==> inputs of run a <==
==> flow/design.v (excerpt) <==
module cpu_top_pipeline (
    input wire clk,
    input wire rst,
    output wire [7:0]  imem_addr,
    input  wire [15:0] imem_data,
    output wire [7:0]  dmem_addr,
    output wire [15:0] dmem_wdata,
    output wire        dmem_we,
    input  wire [15:0] dmem_rdata,
    output wire        halted
);
    wire [15:0] if_pc, if_instr;
    wire if_stall, if_flush;
    wire [15:0] id_pc, id_instr;
    wire [3:0] id_opcode, id_rd, id_rs1, id_rs2;
    wire [15:0] id_rs1_data, id_rs2_data, id_imm;
    wire id_reg_write, id_alu_src, id_mem_read, id_mem_write, id_mem_to_reg;
    wire id_branch, id_branch_ne, id_jump;
    wire [3:0] id_alu_op;
    wire id_halt, id_pc_write;
    wire [15:0] ex1_pc, ex1_rs1_data, ex1_rs2_data, ex1_imm;
    wire [3:0] ex1_rd, ex1_rs1, ex1_rs2, ex1_alu_op;
    wire ex1_reg_write, ex1_alu_src, ex1_mem_read, ex1_mem_write, ex1_mem_to_reg;
    wire ex1_branch, ex1_branch_ne;
    wire [15:0] ex1_alu_result, ex1_branch_target;
    wire ex1_zero;
    wire [1:0] forward_a, forward_b;
    wire [15:0] ex1_rs1_fwd, ex1_rs2_fwd;
    wire [15:0] ex2_alu_result, ex2_rs2_data, ex2_branch_target;
    wire [3:0] ex2_rd;
    wire ex2_reg_write, ex2_mem_read, ex2_mem_write, ex2_mem_to_reg;
    wire ex2_branch, ex2_branch_ne, ex2_zero;
    wire [15:0] mem_alu_result, mem_rs2_data, mem_read_data, mem_branch_target;
    wire [3:0] mem_rd;
    wire mem_reg_write, mem_mem_read, mem_mem_write, mem_mem_to_reg;
    wire mem_branch, mem_branch_ne, mem_zero;
    wire [15:0] wb_alu_result, wb_mem_data, wb_write_data;
    wire [3:0] wb_rd;
    wire wb_reg_write, wb_mem_to_reg;
    wire stall_signal, flush_signal;
  ...
clock: 5.2 ns
lec_check: 0
cap_margin: 0
core_aspect_ratio: 1.65
core_margin: 2
core_utilization: 27
gpl_routability_driven: 1
max_routing_layer: met5
place_density_lb_addon: 0.21
slew_margin: 0
run.sh (not shown) runs the stock make flow with config.mk's settings and CLKGATE_MAP_FILE=.
==> inputs of run b, as changes to run a <==
==> flow/config.mk (replaced) <==
export PLATFORM = sky130hd
export DESIGN_NAME = cpu_top_pipeline
export DESIGN_NICKNAME = cpu_top_pipeline
export VERILOG_FILES = /design/flow/design.v
export SDC_FILE = /design/flow/constraint.sdc
export NUM_CORES = 4
export LEC_CHECK = 0
export CAP_MARGIN = 20
export CORE_MARGIN = 2
export CORE_UTILIZATION = 40
export PLACE_DENSITY = 0.6
export SLEW_MARGIN = 20
==> flow/constraint.sdc (replaced) <==
create_clock -name core_clock -period 5.31 [get_ports {clk}]
set_input_delay 1.0620 -clock core_clock [delete_from_list [all_inputs] [get_ports {clk}]]
set_output_delay 1.0620 -clock core_clock [all_outputs]
set_load 0.01 [all_outputs]
==> inputs of run c, as changes to run a <==
==> flow/config.mk (replaced) <==
export PLATFORM = sky130hd
export DESIGN_NAME = cpu_top_pipeline
export DESIGN_NICKNAME = cpu_top_pipeline
export VERILOG_FILES = /design/flow/design.v
export SDC_FILE = /design/flow/constraint.sdc
export NUM_CORES = 4
export LEC_CHECK = 0
export CAP_MARGIN = 20
export CELL_PAD_IN_SITES_DETAIL_PLACEMENT = 1
export CELL_PAD_IN_SITES_GLOBAL_PLACEMENT = 3
export CORE_MARGIN = 9
export CORE_UTILIZATION = 28
export CTS_CLUSTER_DIAMETER = 99
export GPL_ROUTABILITY_DRIVEN = 0
export PLACE_DENSITY_LB_ADDON = 0.16
export SLEW_MARGIN = 20
==> flow/constraint.sdc (replaced) <==
create_clock -name core_clock -period 5.5 [get_ports {clk}]
set_input_delay 1.1000 -clock core_clock [delete_from_list [all_inputs] [get_ports {clk}]]
set_output_delay 1.1000 -clock core_clock [all_outputs]
set_load 0.01 [all_outputs]
==> inputs of run d, as changes to run a <==
==> flow/config.mk (replaced) <==
export PLATFORM = sky130hd
export DESIGN_NAME = cpu_top_pipeline
export DESIGN_NICKNAME = cpu_top_pipeline
export VERILOG_FILES = /design/flow/design.v
export SDC_FILE = /design/flow/constraint.sdc
export NUM_CORES = 4
export LEC_CHECK = 0
export CAP_MARGIN = 20
export CORE_MARGIN = 2
export CORE_UTILIZATION = 71
export CTS_CLUSTER_DIAMETER = 370
export CTS_CLUSTER_SIZE = 30
export PLACE_DENSITY = 0.78
export SETUP_SLACK_MARGIN = -0.08
export SLEW_MARGIN = 20
==> flow/constraint.sdc (replaced) <==
create_clock -name core_clock -period 2.61 [get_ports {clk}]
set_input_delay 0.5220 -clock core_clock [delete_from_list [all_inputs] [get_ports {clk}]]
set_output_delay 0.5220 -clock core_clock [all_outputs]
set_load 0.01 [all_outputs]
==> comparison table <==
Worst reg2reg startpoint: run b u_id_ex.ex_imm[14]$_DFF_PP0_; run c u_ex1_ex2.ex2_rd[1]$_DFF_PP0_; run d u_ex1_ex2.ex2_rd[3]$_DFF_PP0_; run a u_ex1_ex2.ex2_mem_to_reg$_DFF_PP0_
Proportion of final cell area spent on non-clock buffers: run b 6.27%; run c 6.23%; run d 14.2%; run a 7.73%
Pre-placement core utilization: run b 40.6%; run c 28.4%; run d 72.2%; run a 27.1%
Worst EP arrival: run b 5.62 ns; run c 5.64 ns; run d 5.27 ns; run a 5.46 ns
Via-to-Cell Ratio: run b 6.17; run c 5.58; run d 7.40; run a 5.50
Worst Reg2Reg Path Length in Cells: run b 19; run c 20; run d 21; run a 20
Met2 Usage GRT: run b 41.5%; run c 33.3%; run d 74.0%; run a 37.9%
Worst max-slew margin expressed relative to the limit: run b 16.6%; run c 17.9%; run d 31.1%; run a 23.5%
Status: run b complete, no violations; run c complete, no violations; run d failed layout checks; run a complete, no violations
Layout check failures: run b -; run c -; run d negative setup slack; run a -
Critical path depth in cells: run b 19; run c 20; run d 21; run a 20
Chip Height: run b 246 um; run c 308 um; run d 186 um; run a 383 um
Flop2flop setup slack: run b 0.21 ns; run c 0.37 ns; run d -2.20 ns; run a 0.18 ns
Antenna violations before repair: run b 1; run c 0; run d 1; run a 0
Part of the cycle the worst path needs: run b 96.1%; run c 93.3%; run d 184%; run a 96.6%
Fill cell total of the finished layout: run b 5,521; run c 9,250; run d 1,521; run a 8,944
Routed length on met3: run b 8690 um; run c 6010 um; run d 13,800 um; run a 5540 um
Detailed-router iteration count before antenna repair: run b 7; run c 9; run d 17; run a 10
Most common cell on crit path: run b sky130_fd_sc_hd__inv_1; run c -; run d sky130_fd_sc_hd__buf_4; run a sky130_fd_sc_hd__buf_4
WHS: run b 0.341 ns; run c 0.348 ns; run d 0.359 ns; run a 0.349 ns
Number of nets in the layout: run b 2,638; run c 2,650; run d 2,893; run a 2,693
Met3 usage in global routing: run b 6.75%; run c 3.61%; run d 17.7%; run a 2.99%
Area of all sequential standard cells: run b 11,600 um2; run c 11,600 um2; run d 11,600 um2; run a 11,600 um2
WHS Endpoint: run b u_ex2_mem.mem_rs2_data[0]$_DFF_PP0_; run c halt_mem$_DFF_PP0_; run d u_ex2_mem.mem_rs2_data[9]$_DFF_PP0_; run a u_ex2_mem.mem_rs2_data[7]$_DFF_PP0_
Buf/Inv on CP: run b 2; run c 3; run d 4; run a 4
